== nickel ==
## x_corr
module x_corr #(parameter xi_bits = 12,
                parameter xq_bits = 12,
                parameter yi_bits = 12,
                parameter yq_bits = 12,
                parameter i_bits = 31,
                parameter q_bits = 31,
                parameter length = 102,
                parameter length_counter_bits = 7,
                parameter out_max_bits = 62
                )
   (input clk,
    input                              rst,
    output                             s_axis_tready,
    input [xi_bits - 1:0]              xi,
    input [xq_bits - 1:0]              xq,
    input [yi_bits - 1:0]              yi,
    input [yq_bits - 1:0]              yq,
    input                              m_axis_tvalid,
    input                              m_axis_tready,
    output [out_max_bits - 1:0]        out_max,
    output [length_counter_bits - 1:0] index,
    output                             s_axis_tvalid
    );
Size: roughly 13000 cells after synthesis, about 690 flip-flops, ~0.12 sq mm of cells after synthesis.
export LEC_CHECK = 0
export CAP_MARGIN = 20
export CELL_PAD_IN_SITES_DETAIL_PLACEMENT = 2
export CELL_PAD_IN_SITES_GLOBAL_PLACEMENT = 2
export CORE_ASPECT_RATIO = 1.24
export CORE_MARGIN = 2
export CORE_UTILIZATION = 40
export GPL_ROUTABILITY_DRIVEN = 1
export MAX_ROUTING_LAYER = met4
export MIN_ROUTING_LAYER = met2
export SLEW_MARGIN = 0
create_clock -name core_clock -period 7.8 [get_ports {clk}]
run.sh (not shown) runs the stock make flow with config.mk's settings and CLKGATE_MAP_FILE=.
[nickel] flow finished | final checks: failed | reasons: negative setup slack
Edits applied to the flow inputs when going from nickel to violet:
==> flow/config.mk <==
export PLATFORM = sky130hd
export DESIGN_NAME = x_corr
export DESIGN_NICKNAME = x_corr
export VERILOG_FILES = /design/flow/design.v
export SDC_FILE = /design/flow/constraint.sdc
export NUM_CORES = 4
export LEC_CHECK = 0
export ABC_AREA = 1
export CAP_MARGIN = 20
export CORE_MARGIN = 2
export CORE_UTILIZATION = 72
export CTS_CLUSTER_DIAMETER = 398
export SLEW_MARGIN = 20
==> flow/constraint.sdc <==
create_clock -name core_clock -period 2.43 [get_ports {clk}]
set_input_delay 0.4860 -clock core_clock [delete_from_list [all_inputs] [get_ports {clk}]]
set_output_delay 0.4860 -clock core_clock [all_outputs]
set_load 0.01 [all_outputs]
--- outcome ---
Comparing nickel and violet, the higher die span in y is on nickel.
Compared with nickel, synthesized instance count in violet increased by more than a quarter.
Of nickel and violet, nickel shows the lower cell count in the Yosys report, with violet above it.
violet vs. nickel: die size went down by about 40%; area after synthesis now larger; depth of the CTS H-tree roughly the same; sum of net half-perimeters after detailed placement dropped 10%.
violet: GRT-0232 in global routing (5_1_grt) -> run aborted
Edits applied to the flow inputs when going from violet to raven:
-- flow/config.mk --
<<< violet, line 8
export ABC_AREA = 1
>>> raven, line 8
<<< violet, line 11
export CORE_UTILIZATION = 72
export CTS_CLUSTER_DIAMETER = 398
>>> raven, line 10
export CORE_UTILIZATION = 43
==> flow/constraint.sdc <==
create_clock -name core_clock -period 6.57 [get_ports {clk}]
set_input_delay 1.3140 -clock core_clock [delete_from_list [all_inputs] [get_ports {clk}]]
set_output_delay 1.3140 -clock core_clock [all_outputs]
set_load 0.01 [all_outputs]
- The final report for raven shows a completed flow and a layout that fails verification, specifically negative setup slack.
- Synthesized area in raven is 0.011 sq mm lower than in violet
- Per the comparison of raven with violet, I/O pin count comparable, number of hold buffers added after cts comparable.
- Summary of raven over violet: placed instance area -0.011 sq mm; simple-gate share of the synthesized area fell by 5.7 points; die area has increased; average footprint of a synthesized cell now sits higher; total cell area reported by yosys after synthesis shows a reduction of 8.3%.
- Looking at post-synthesis cell type count, raven sits 42 above violet.
- From violet to raven the numbers moved as follows: weighted congestion reported at the end of routability-driven placement lost about 13%, number of cells after detailed placement went down by 2951.
#### Input delta (tundra over raven)
-- flow/config.mk --
<<< raven, line 10
export CORE_UTILIZATION = 43
>>> tundra, line 10
export CORE_UTILIZATION = 58
==> flow/constraint.sdc <==
create_clock -name core_clock -period 6.9 [get_ports {clk}]
set_input_delay 1.3800 -clock core_clock [delete_from_list [all_inputs] [get_ports {clk}]]
set_output_delay 1.3800 -clock core_clock [all_outputs]
set_load 0.01 [all_outputs]
[summary]
- tundra -> stages 100% | layout checks FAIL | negative setup slack
- Across both runs, normalized max-slew margin was higher for tundra than for raven.
- Relative to raven, met2 layer usage reported by global route has increased by 18 points in tundra.
- Taking raven as the reference, in tundra number of nets at the end of the flow closely matched the old numbers; post-layout minimum cycle time increased by 0.050 ns relative to the old numbers.
- For tundra, the standard cell with the maximum stage delay on the critical path was fa_2, unlike raven, where it was fa_1.

* * *

x_corr again, from the RTL that the note above started with.
make LEC_CHECK=0 ABC_AREA=1 CAP_MARGIN=20 CORE_MARGIN=2 CORE_UTILIZATION=72 CTS_CLUSTER_DIAMETER=57 PLACE_DENSITY_LB_ADDON=0.18 SETUP_SLACK_MARGIN=0.69 SLEW_MARGIN=20 finish   # period 6.76 ns
The baseline aborted during global routing, error GRT-0232.
Change:
--- a/flow/config.mk
+++ b/flow/config.mk
@@ -11,5 +11,5 @@
 export CORE_UTILIZATION = 72
-export CTS_CLUSTER_DIAMETER = 57
-export PLACE_DENSITY_LB_ADDON = 0.18
-export SETUP_SLACK_MARGIN = 0.69
+export CTS_CLUSTER_DIAMETER = 398
+export CTS_CLUSTER_SIZE = 100
 export SLEW_MARGIN = 20
+export TNS_END_PERCENT = 10
==> flow/constraint.sdc (replaced) <==
create_clock -name core_clock -period 2.02 [get_ports {clk}]
set_input_delay 0.4040 -clock core_clock [delete_from_list [all_inputs] [get_ports {clk}]]
set_output_delay 0.4040 -clock core_clock [all_outputs]
set_load 0.01 [all_outputs]
=> The changed run never finished: it broke off in global routing, error GRT-0232; die size is unchanged; area after synthesis does not change; synthesized cell count stays the same.
Change:
==> flow/config.mk (replaced) <==
export PLATFORM = sky130hd
export DESIGN_NAME = x_corr
export DESIGN_NICKNAME = x_corr
export VERILOG_FILES = /design/flow/design.v
export SDC_FILE = /design/flow/constraint.sdc
export NUM_CORES = 4
export LEC_CHECK = 0
export CAP_MARGIN = 20
export CORE_MARGIN = 2
export CORE_UTILIZATION = 40
export SLEW_MARGIN = 20
==> flow/constraint.sdc (replaced) <==
create_clock -name core_clock -period 10.0 [get_ports {clk}]
set_input_delay 2.0000 -clock core_clock [delete_from_list [all_inputs] [get_ports {clk}]]
set_output_delay 2.0000 -clock core_clock [all_outputs]
set_load 0.01 [all_outputs]
- The changed run finished clean
- area after synthesis went down by 8.3%
- die size climbs by 64%
- synthesized cell count fell by 24%
Change:
--- a/flow/config.mk
+++ b/flow/config.mk
@@ -9,3 +9,5 @@
 export CORE_MARGIN = 2
-export CORE_UTILIZATION = 40
+export CORE_UTILIZATION = 72
+export PLACE_DENSITY_LB_ADDON = 0.2
+export SETUP_SLACK_MARGIN = -0.38
 export SLEW_MARGIN = 20
==> flow/constraint.sdc (replaced) <==
create_clock -name core_clock -period 5.2 [get_ports {clk}]
set_input_delay 1.0400 -clock core_clock [delete_from_list [all_inputs] [get_ports {clk}]]
set_output_delay 1.0400 -clock core_clock [all_outputs]
set_load 0.01 [all_outputs]
What happened:
- With this change the flow aborted during global routing
- die size drops by about 44%
- synthesized area is unchanged
- synthesized cell count stays the same

* * *

Starting RTL as in the previous note.
Settings: LEC_CHECK=0, ABC_AREA=1, CAP_MARGIN=20, CORE_MARGIN=2, CORE_UTILIZATION=72, CTS_CLUSTER_DIAMETER=398, CTS_CLUSTER_SIZE=10, SETUP_SLACK_MARGIN=0.17, SLEW_MARGIN=20; clock period 2.02 ns.
The baseline died in 5_1_grt on GRT-0116.
Edit:
==> flow/config.mk (replaced) <==
export PLATFORM = sky130hd
export DESIGN_NAME = x_corr
export DESIGN_NICKNAME = x_corr
export VERILOG_FILES = /design/flow/design.v
export SDC_FILE = /design/flow/constraint.sdc
export NUM_CORES = 4
export LEC_CHECK = 0
export CAP_MARGIN = 20
export CORE_MARGIN = 2
export CORE_UTILIZATION = 55
export CTS_CLUSTER_SIZE = 100
export SLEW_MARGIN = 20
==> flow/constraint.sdc (replaced) <==
create_clock -name core_clock -period 5.67 [get_ports {clk}]
set_input_delay 1.1340 -clock core_clock [delete_from_list [all_inputs] [get_ports {clk}]]
set_output_delay 1.1340 -clock core_clock [all_outputs]
set_load 0.01 [all_outputs]
What happened:
- The changed run ran to the end with violations: negative setup slack
- synthesized cell count decreases by 24%
- die area increases by 20%
- synthesized area decreases by 8.3%
Edit:
--- a/flow/config.mk
+++ b/flow/config.mk
@@ -9,4 +9,6 @@
 export CORE_MARGIN = 2
-export CORE_UTILIZATION = 55
-export CTS_CLUSTER_SIZE = 100
+export CORE_UTILIZATION = 58
+export HOLD_SLACK_MARGIN = 0.29
+export MAX_ROUTING_LAYER = met4
+export SETUP_SLACK_MARGIN = -0.64
 export SLEW_MARGIN = 20
==> flow/constraint.sdc (replaced) <==
create_clock -name core_clock -period 7.63 [get_ports {clk}]
set_input_delay 1.5260 -clock core_clock [delete_from_list [all_inputs] [get_ports {clk}]]
set_output_delay 1.5260 -clock core_clock [all_outputs]
set_load 0.01 [all_outputs]
=> The changed run finished with negative setup slack left; via count goes down by 2.1%; setup slack improved by 1.8 ns; first-iteration DRC count goes down by 3.5%; worst hold slack is better by 0.0095 ns.
Edit:
--- a/flow/config.mk
+++ b/flow/config.mk
@@ -9,6 +9,6 @@
 export CORE_MARGIN = 2
-export CORE_UTILIZATION = 58
-export HOLD_SLACK_MARGIN = 0.29
-export MAX_ROUTING_LAYER = met4
-export SETUP_SLACK_MARGIN = -0.64
+export CORE_UTILIZATION = 72
+export CTS_CLUSTER_DIAMETER = 58
+export PLACE_DENSITY = 0.35
+export SETUP_SLACK_MARGIN = 1.57
 export SLEW_MARGIN = 20
==> flow/constraint.sdc (replaced) <==
create_clock -name core_clock -period 8.11 [get_ports {clk}]
set_input_delay 1.6220 -clock core_clock [delete_from_list [all_inputs] [get_ports {clk}]]
set_output_delay 1.6220 -clock core_clock [all_outputs]
set_load 0.01 [all_outputs]
With this change the flow finished with timing, DRC and antenna clean.
Cell area came out lower by 0.75%.
Setup slack is better by 0.60 ns.
Sequential share of layout area came out higher by 0.23 points.
Clock-buffer cell count came out lower by 5.
Synthesized cell count stays the same.

* * *

x_corr again, from the RTL that the note above started with.
Settings: LEC_CHECK=0, ABC_AREA=1, CAP_MARGIN=20, CELL_PAD_IN_SITES_DETAIL_PLACEMENT=0, CORE_ASPECT_RATIO=1.6, CORE_MARGIN=2, CORE_UTILIZATION=44, CTS_CLUSTER_DIAMETER=97, GPL_ROUTABILITY_DRIVEN=0, PLACE_DENSITY_LB_ADDON=0.24, SLEW_MARGIN=5, TNS_END_PERCENT=10; clock period 9.79 ns.
==> next run, changes <==
Settings changed: CELL_PAD_IN_SITES_DETAIL_PLACEMENT 0 to default, CORE_ASPECT_RATIO 1.6 to default, CORE_UTILIZATION 44 to 72, CTS_CLUSTER_DIAMETER 97 to 398, CTS_CLUSTER_SIZE from default to 99, GPL_ROUTABILITY_DRIVEN 0 to default, PLACE_DENSITY_LB_ADDON 0.24 to default, SETUP_SLACK_MARGIN from default to 0.34, SLEW_MARGIN 5 to 20, TNS_END_PERCENT 10 to default.
Clock period 9.79 ns to 2.02 ns, I/O delays scaled along.
- The changed run stopped in global routing (5_1_grt), error GRT-0116
- area after synthesis does not change
- synthesized cell count does not change
- die size came out lower by 39%
==> next run, changes <==
Settings changed: ABC_AREA 1 to default, CTS_CLUSTER_DIAMETER 398 to default, CTS_CLUSTER_SIZE 99 to default, PLACE_DENSITY_LB_ADDON from default to 0.2, SETUP_SLACK_MARGIN 0.34 to 1.57.
Clock period 2.02 ns to 8.11 ns, I/O delays scaled along.
This time the run went through all stages and came out clean.
Synthesized area came out lower by 8.3%.
Die area came out lower by 8.2%.
Synthesized cell count came out lower by 24%.

* * *

Setup of run 1:
Starting RTL as in the previous note.
Settings: LEC_CHECK=0, CAP_MARGIN=20, CELL_PAD_IN_SITES_DETAIL_PLACEMENT=0, CORE_MARGIN=2, CORE_UTILIZATION=72, CTS_CLUSTER_DIAMETER=109, CTS_CLUSTER_SIZE=13, GPL_ROUTABILITY_DRIVEN=1, MIN_ROUTING_LAYER=met1, PLACE_DENSITY_LB_ADDON=0.04, SETUP_SLACK_MARGIN=2.07, SLEW_MARGIN=20; clock period 15.8 ns.
### run 1 -> run 2
Settings: a deleted CTS_CLUSTER_DIAMETER that had been 109; a deleted GPL_ROUTABILITY_DRIVEN that had been 1; a deleted PLACE_DENSITY_LB_ADDON that had been 0.04; a deleted MIN_ROUTING_LAYER that had been met1; a deleted CELL_PAD_IN_SITES_DETAIL_PLACEMENT that had been 0; a deleted CTS_CLUSTER_SIZE that had been 13; a deleted SETUP_SLACK_MARGIN that had been 2.07; a change of CORE_UTILIZATION from 72 to 40; a change of the clock period (ns, I/O delays scaled along) from 15.8 to 9.08.
### Flow results
- Run 1 → run 2: share of cell area taken by flip-flops and latches decreased 0.41 points, detailed-routed wire length on met3 has decreased, met2 layer wire length in the routed design shrank by 1.7%, clock share of power now larger.
Input changes introduced in run 3 (baseline for comparison: run 2):
Settings: CORE_UTILIZATION: 40 -> 72; CTS_CLUSTER_DIAMETER: unset -> 57; SETUP_SLACK_MARGIN: unset -> 1.18; the clock period (ns, I/O delays scaled along): 9.08 -> 6.76.
Results
Delta (run 3 minus run 2): final standard cell area without fillers moved up; final hold slack went up by 0.018 ns. The last element of the critical path comes out arg_max_xc.q_square[47]$_SDFFE_PP0P_ in one run and arg_max_xc.i_square[59]$_SDFFE_PP0P_ in the other, namely in run 2 and run 3 respectively. In the tables for run 3 and run 2, total via count in the routed design reads lower with run 2. On combinational power: run 3 sits above run 2. Largest fanout on the critical path in run 3 is 8 below run 2. | run 3 | all stages done | FAIL | negative setup slack |. Core util | run 3 vs run 2 | run 3 higher. Post-placement setup slack deteriorates in run 3 relative to run 2.
The following lists how run 4 was set up differently from run 3:
Settings: a deleted SETUP_SLACK_MARGIN that had been 1.18; a change of CTS_CLUSTER_DIAMETER from 57 to 398; an added CTS_CLUSTER_SIZE of 99; an added ABC_AREA of 1; a change of the clock period (ns, I/O delays scaled along) from 6.76 to 2.02.
Results
Run 4 did not run to completion, as it errored out during global routing (5_1_grt).
Higher placement-stage worst setup slack goes to run 3 over run 4.
Delta (run 4 minus run 3): post-place instance area now larger, summed standard-cell area reported by yosys higher, row count higher, count of cells resized by post-cts repair lost 243, portion of netlist area occupied by mux cells dropped 2.1 points.
The final reports for run 4 and run 3 show area of the core higher in the former.
Max overall die width across run 4 and run 3: run 4
Re proportion of register bits with asynchronous set or reset after synthesis: no difference whatsoever between run 3 and run 4.
Gate count after technology mapping, run 4 vs run 3: up by more than a quarter
Edits applied to the flow inputs when going from run 4 to run 5:
Settings: clearing CTS_CLUSTER_SIZE, which used to be 99; swapping 72 for 19 in CORE_UTILIZATION; clearing ABC_AREA, which used to be 1; clearing CTS_CLUSTER_DIAMETER, which used to be 398; swapping 2.02 for 9.08 in the clock period (ns, I/O delays scaled along).
--- outcome ---
Looking across run 5 and run 4, the single run that reached the end with no open violations was run 5.
The area after synthesis of run 5 falls short of that of run 4 by 11000 um2.
Run 5 — count of distinct cell types in the synthesized netlist 72% higher, run 4 as reference
Final weighted congestion in routability-driven placement delta for run 5 relative to run 4: 16% lower
In run 5, the cell resize tally after clock tree synthesis came out 588 below the value in run 4.

* * *

Starting RTL as in the previous note.
Settings: LEC_CHECK=0, ABC_AREA=1, CAP_MARGIN=20, CELL_PAD_IN_SITES_DETAIL_PLACEMENT=0, CORE_MARGIN=2, CORE_UTILIZATION=72, CTS_CLUSTER_DIAMETER=252, CTS_CLUSTER_SIZE=13, GPL_ROUTABILITY_DRIVEN=1, MIN_ROUTING_LAYER=met1, SETUP_SLACK_MARGIN=1.81, SLEW_MARGIN=20; clock period 14.8 ns.
Rerun with:
- ABC_AREA: 1 -> not set
- CTS_CLUSTER_DIAMETER: 252 -> 109
- clock period: 14.8 -> 15.8 ns (I/O delays scaled with it)
- register-to-register slack gains 0.21 ns
- routed wire length came out lower by roughly a tenth
- combinational power falls by about a fifth
- core utilization stays flat
Rerun with:
- PLACE_DENSITY_LB_ADDON: not set -> 0.04
- SETUP_SLACK_MARGIN: 1.81 -> 4.71
=>
- design area stays flat
- first-iteration DRC count came out lower by 0.50%
- clock skew came out lower by 0.0084 ns
- worst hold slack improves by 0.0033 ns
- wire length came out lower by 0.52%
- die area stays the same
- cell count hardly moves
- count of clock-buffer cells in the layout came out lower by 8
- synthesized cell count is unchanged
Rerun with:
- CTS_CLUSTER_DIAMETER: 109 -> 53
- CTS_CLUSTER_SIZE: 13 -> 35
- PLACE_DENSITY_LB_ADDON: 0.04 -> 0.0
- SETUP_SLACK_MARGIN: 4.71 -> 2.6
- TNS_END_PERCENT: not set -> 15
- clock period: 15.8 -> 9.01 ns (I/O delays scaled with it)
Outcome: The changed run ran to the end with no violations; sequential cell count does not change; via count increases by 6.8%; sequential power went up by 73%; design area grows by 7.9%.
Rerun with:
- CTS_CLUSTER_DIAMETER: 53 -> 109
- SETUP_SLACK_MARGIN: 2.6 -> 1.81
- TNS_END_PERCENT: 15 -> not set
- clock period: 9.01 -> 6.24 ns (I/O delays scaled with it)
With this change the flow never finished: it broke off in 5_1_grt. Die size does not change. Synthesized area does not change. Synthesized cell count does not change.
Rerun with:
- CTS_CLUSTER_SIZE: 35 -> 13
- PLACE_DENSITY_LB_ADDON: 0.0 -> 0.04
- SETUP_SLACK_MARGIN: 1.81 -> 4.67
- clock period: 6.24 -> 15.8 ns (I/O delays scaled with it)
Effect:
- The new run finished with timing, DRC and antenna clean
- synthesized cell count stays the same
- die size is unchanged
- synthesized area does not change
Power figures rest on the tool's default switching activity, not on a simulated workload.
